==> flow/design.v (excerpt) <==
module datapath(output [6:0] display, days, output [3:0] segment, output am, pm, dblink, Sound, Vcc_out, input Next, Up, SetTime, SetAlarm, Snooze, Stop, Mute, Clr, Clk_sys);
For scale: about 2000 cells after synthesis, roughly 220 flip-flops, about 32 I/O pins, roughly 0.014 mm2 of cells after synthesis.
==> flow/config.mk <==
export PLATFORM = sky130hd
export DESIGN_NAME = datapath
export DESIGN_NICKNAME = datapath
export VERILOG_FILES = /design/flow/design.v
export SDC_FILE = /design/flow/constraint.sdc
export NUM_CORES = 4
export LEC_CHECK = 0
export ABC_AREA = 1
export CAP_MARGIN = 40
export CORE_MARGIN = 2
export CORE_UTILIZATION = 68
export CTS_CLUSTER_SIZE = 72
export MAX_ROUTING_LAYER = met4
export PLACE_DENSITY = 0.62
export SLEW_MARGIN = 20
export TNS_END_PERCENT = 5
==> flow/constraint.sdc <==
create_clock -name core_clock -period 8.24 [get_ports {Clk_sys}]
set_input_delay 1.6480 -clock core_clock [delete_from_list [all_inputs] [get_ports {Clk_sys}]]
set_output_delay 1.6480 -clock core_clock [all_outputs]
set_load 0.01 [all_outputs]
run.sh (not shown) runs the stock make flow with config.mk's settings and CLKGATE_MAP_FILE=.
Next try:
==> flow/config.mk (replaced) <==
export PLATFORM = sky130hd
export DESIGN_NAME = datapath
export DESIGN_NICKNAME = datapath
export VERILOG_FILES = /design/flow/design.v
export SDC_FILE = /design/flow/constraint.sdc
export NUM_CORES = 4
export LEC_CHECK = 0
export CAP_MARGIN = 20
export CORE_MARGIN = 2
export CORE_UTILIZATION = 72
export PLACE_DENSITY = 0.64
export SLEW_MARGIN = 20
==> flow/constraint.sdc (replaced) <==
create_clock -name core_clock -period 11.4 [get_ports {Clk_sys}]
set_input_delay 2.2800 -clock core_clock [delete_from_list [all_inputs] [get_ports {Clk_sys}]]
set_output_delay 2.2800 -clock core_clock [all_outputs]
set_load 0.01 [all_outputs]
Clock skew barely changes.
Area after synthesis went down by 2.2%.
Hold slack improves by 5.5 ps.
Die size came out lower by 7.4%.
Worst setup slack improved by 1600 ps.
Next try:
--- a/flow/config.mk
+++ b/flow/config.mk
@@ -10,3 +10,5 @@
 export CORE_UTILIZATION = 72
-export PLACE_DENSITY = 0.64
+export CTS_CLUSTER_DIAMETER = 28
+export PLACE_DENSITY_LB_ADDON = 0.01
+export SETUP_SLACK_MARGIN = 1.23
 export SLEW_MARGIN = 20
==> flow/constraint.sdc (replaced) <==
create_clock -name core_clock -period 4.69 [get_ports {Clk_sys}]
set_input_delay 0.9380 -clock core_clock [delete_from_list [all_inputs] [get_ports {Clk_sys}]]
set_output_delay 0.9380 -clock core_clock [all_outputs]
set_load 0.01 [all_outputs]
Combinational power grows to 2.8 times its value.
Cell count grows by 4.5%.
Wire length grows by 15%.
Via count grows by 9.3%.
Power grows to 3.1 times its value.
Critical path depth stays the same.
Register-to-register slack gets worse by 6700 ps.
Clock-buffer cell count grows by 35.
Setup slack gets worse by 4200 ps.
Next try:
--- a/flow/config.mk
+++ b/flow/config.mk
@@ -9,6 +9,3 @@
 export CORE_MARGIN = 2
-export CORE_UTILIZATION = 72
-export CTS_CLUSTER_DIAMETER = 28
-export PLACE_DENSITY_LB_ADDON = 0.01
-export SETUP_SLACK_MARGIN = 1.23
+export CORE_UTILIZATION = 64
 export SLEW_MARGIN = 20
==> flow/constraint.sdc (replaced) <==
create_clock -name core_clock -period 13.5 [get_ports {Clk_sys}]
set_input_delay 2.7000 -clock core_clock [delete_from_list [all_inputs] [get_ports {Clk_sys}]]
set_output_delay 2.7000 -clock core_clock [all_outputs]
set_load 0.01 [all_outputs]
The changed run completed with no timing, DRC or antenna violations.
Non-clock buffer count went down by 32.
Total power went down by 73%.
Sequential share of layout area went up by 3.0 points.
Sequential power went down by 66%.
Synthesized cell count is unchanged.
Via count went down by 11%.
Final area went down by 8.4%.
Core utilization went down by 16 points.
Synthesized area is unchanged.
Next try:
--- a/flow/config.mk
+++ b/flow/config.mk
@@ -9,3 +9,4 @@
 export CORE_MARGIN = 2
-export CORE_UTILIZATION = 64
+export CORE_UTILIZATION = 70
+export SETUP_SLACK_MARGIN = 1.23
 export SLEW_MARGIN = 20
==> flow/constraint.sdc (replaced) <==
create_clock -name core_clock -period 4.69 [get_ports {Clk_sys}]
set_input_delay 0.9380 -clock core_clock [delete_from_list [all_inputs] [get_ports {Clk_sys}]]
set_output_delay 0.9380 -clock core_clock [all_outputs]
set_load 0.01 [all_outputs]
Via count climbs by a few percent.
Worst setup slack gets worse by 5800 ps.
Area after synthesis stays the same.
Power climbs to 3.0 times its value.
Final cell count climbs slightly.
Sequential cell count stays the same.
Routed wire length climbs by a little under a tenth.
Register-to-register slack gets worse by 8300 ps.
Next try:
--- a/flow/config.mk
+++ b/flow/config.mk
@@ -9,4 +9,3 @@
 export CORE_MARGIN = 2
-export CORE_UTILIZATION = 70
-export SETUP_SLACK_MARGIN = 1.23
+export CORE_UTILIZATION = 40
 export SLEW_MARGIN = 20
==> flow/constraint.sdc (replaced) <==
create_clock -name core_clock -period 5.19 [get_ports {Clk_sys}]
set_input_delay 1.0380 -clock core_clock [delete_from_list [all_inputs] [get_ports {Clk_sys}]]
set_output_delay 1.0380 -clock core_clock [all_outputs]
set_load 0.01 [all_outputs]
Effect:
- total power drops by roughly a tenth
- register-to-register slack improved by 320 ps
- combinational power drops by about a fifth
- global-route usage drops by 16 points
- hold slack improved by 35 ps


## build 41
Starting RTL as in the previous note.
clock: 6.68 ns
lec_check: 0
abc_area: 1
cap_margin: 20
cell_pad_in_sites_detail_placement: 2
cell_pad_in_sites_global_placement: 1
core_margin: 2
core_utilization: 40
cts_cluster_diameter: 46
cts_cluster_size: 63
gpl_routability_driven: 1
max_routing_layer: met4
min_routing_layer: met2
slew_margin: 20
Build 41 | status: complete | timing, DRC, antenna: pass
Changes in build 43 relative to build 41:
- a deleted CTS_CLUSTER_SIZE that had been 63
- a deleted CELL_PAD_IN_SITES_GLOBAL_PLACEMENT that had been 1
- a deleted CTS_CLUSTER_DIAMETER that had been 46
- a change of CORE_UTILIZATION from 40 to 72
- a deleted CELL_PAD_IN_SITES_DETAIL_PLACEMENT that had been 2
- a deleted GPL_ROUTABILITY_DRIVEN that had been 1
- a deleted MAX_ROUTING_LAYER that had been met4
- a deleted MIN_ROUTING_LAYER that had been met2
- a change of the clock period (ns, I/O delays scaled along) from 6.68 to 4.68
Notes after the runs:
- Summary — worst hold margin, build 43 relative to build 41: higher, by 0.010 ns.
- Looking at the reports, build 43 completed the entire flow and the layout it produced met the timing, DRC and antenna checks.
- Going from build 41 to build 43, final critical-path setup slack down 1.0 ns; horizontal die dimension down 25%; combinational cell area excluding buffers and inverters flat.
- Cell internal power dissipation (build 43 vs. build 41) increases by more than 10%
- Build 43: final antenna diode count is 1 lower than what build 41 reported.
- In build 43 relative to build 41, peak supply drop had gone up by more than half.
- First-pass GRT wire length on build 43 is down relative to build 41.
- After detailed routing, build 41 needs more wire than build 43.
- Diff build 41 -> build 43 | detailed-route via count | decrease of 27%
### build 43 -> build 87
- PLACE_DENSITY_LB_ADDON: unset -> 0.0
- SETUP_SLACK_MARGIN: unset -> 1.2
- CTS_CLUSTER_SIZE: unset -> 18
- ABC_AREA: 1 -> unset
- CAP_MARGIN: 20 -> 15
- CTS_CLUSTER_DIAMETER: unset -> 389
Build 87: no failed stages, no open violations at the end
Non-clock buffer area fraction after layout for build 87: 1.8 points up relative to build 43
| internal power of the cells | build 87 vs build 43 | 15% lower |
In build 87 relative to build 43, number of nets at floorplan had gone down by more than 10%.
Build 87 leaves more setup margin than build 43.
Build 43 has a higher multi-input combinational cell count than build 87.
The die used by build 87 is smaller than the one used by build 43.
The share of power burned in combinational logic in build 87 was higher than what build 43 gave.
Build 87 reports its cell with the largest stage delay on the worst path as dfrtp_2 while build 43 reports clkdlybuf4s50_1.
Build 87 consumes less power than build 43 does.
Post-synthesis instance area went down by a few percent going from build 43 to build 87.
Build 87 vs build 43: depth of the critical timing path with buffers and inverters included up in build 87
Here is what was changed in the inputs of build 49 compared with build 87.
- PLACE_DENSITY_LB_ADDON changed from 0.0 to 0.01
- CTS_CLUSTER_DIAMETER changed from 389 to 192
- MAX_ROUTING_LAYER newly set to met4
- CORE_ASPECT_RATIO newly set to 0.9
- CTS_CLUSTER_SIZE changed from 18 to 19
- CAP_MARGIN changed from 15 to 0
==> results <==
- Build 49 finished every step from synthesis to the final layout, and the layout passed the timing, DRC and antenna checks.
- Compared to build 87, build 49 reaches a higher achievable clock.
- From build 87 to build 49 the numbers moved as follows: area of the core saw a decrease, number of cells produced by synthesis saw little to no change.
Input-level comparison between build 24 and build 49:
- an added ABC_AREA of 1
- a change of PLACE_DENSITY_LB_ADDON from 0.01 to 0.12
- a change of CORE_ASPECT_RATIO from 0.9 to 1.39
- a deleted MAX_ROUTING_LAYER that had been met4
- a change of SETUP_SLACK_MARGIN from 1.2 to 1.38
- a change of CAP_MARGIN from 0 to 20
- a change of CTS_CLUSTER_SIZE from 19 to 10
- a deleted CTS_CLUSTER_DIAMETER that had been 192
Results
Build 24 reached the final stage; the timing, DRC and antenna checks on its layout passed. | path length in cells of the critical path | build 24 vs build 49 | 3 lower |. In the flow results for build 49 and build 24, the worst hold slack is larger on build 49. Build 24 vs build 49: minimum period implied by the final worst setup slack down in build 24. [compare] base=build 49 new=build 24: area of all placed cells without fillers increased 320 sq um; area fraction in full adders, half adders and majority gates comparable. The die size number comes out lower for build 49 vs build 24. Compared with build 49, build 24 shows last weighted congestion value of the routability-driven placer that has gone up by a few percent.
Here is what was changed in the inputs of build 5 compared with build 24.
- CTS_CLUSTER_SIZE now 17, was 10
- SETUP_SLACK_MARGIN now 1.35, was 1.38
- CTS_CLUSTER_DIAMETER now 27, previously not set
- CORE_ASPECT_RATIO now 0.87, was 1.39
- ABC_AREA no longer set, was 1
- CAP_MARGIN now 40, was 20
- PLACE_DENSITY_LB_ADDON now 0.0, was 0.12
### Flow results
On total wire length, build 5 does better than build 24.
Relative to build 24, share of the synthesized netlist area taken by xor and xnor gates has gone up in build 5.
Measured against each other, build 24 and build 5 differ in total cell area reported by yosys after synthesis, the lower figure coming from build 5.
Number of well-tap cells placed in build 5 is 7 below build 24.
Going from build 24 to build 5, the fraction of area in clock buffers and inverters was found to have gone up by 5.3 points.
Comparing build 24 and build 5, placed cell area is lower on build 5.
Delta(maximum fanout encountered on the critical timing path, build 5 - build 24) < 0
Power and IR drop assume default switching activity.
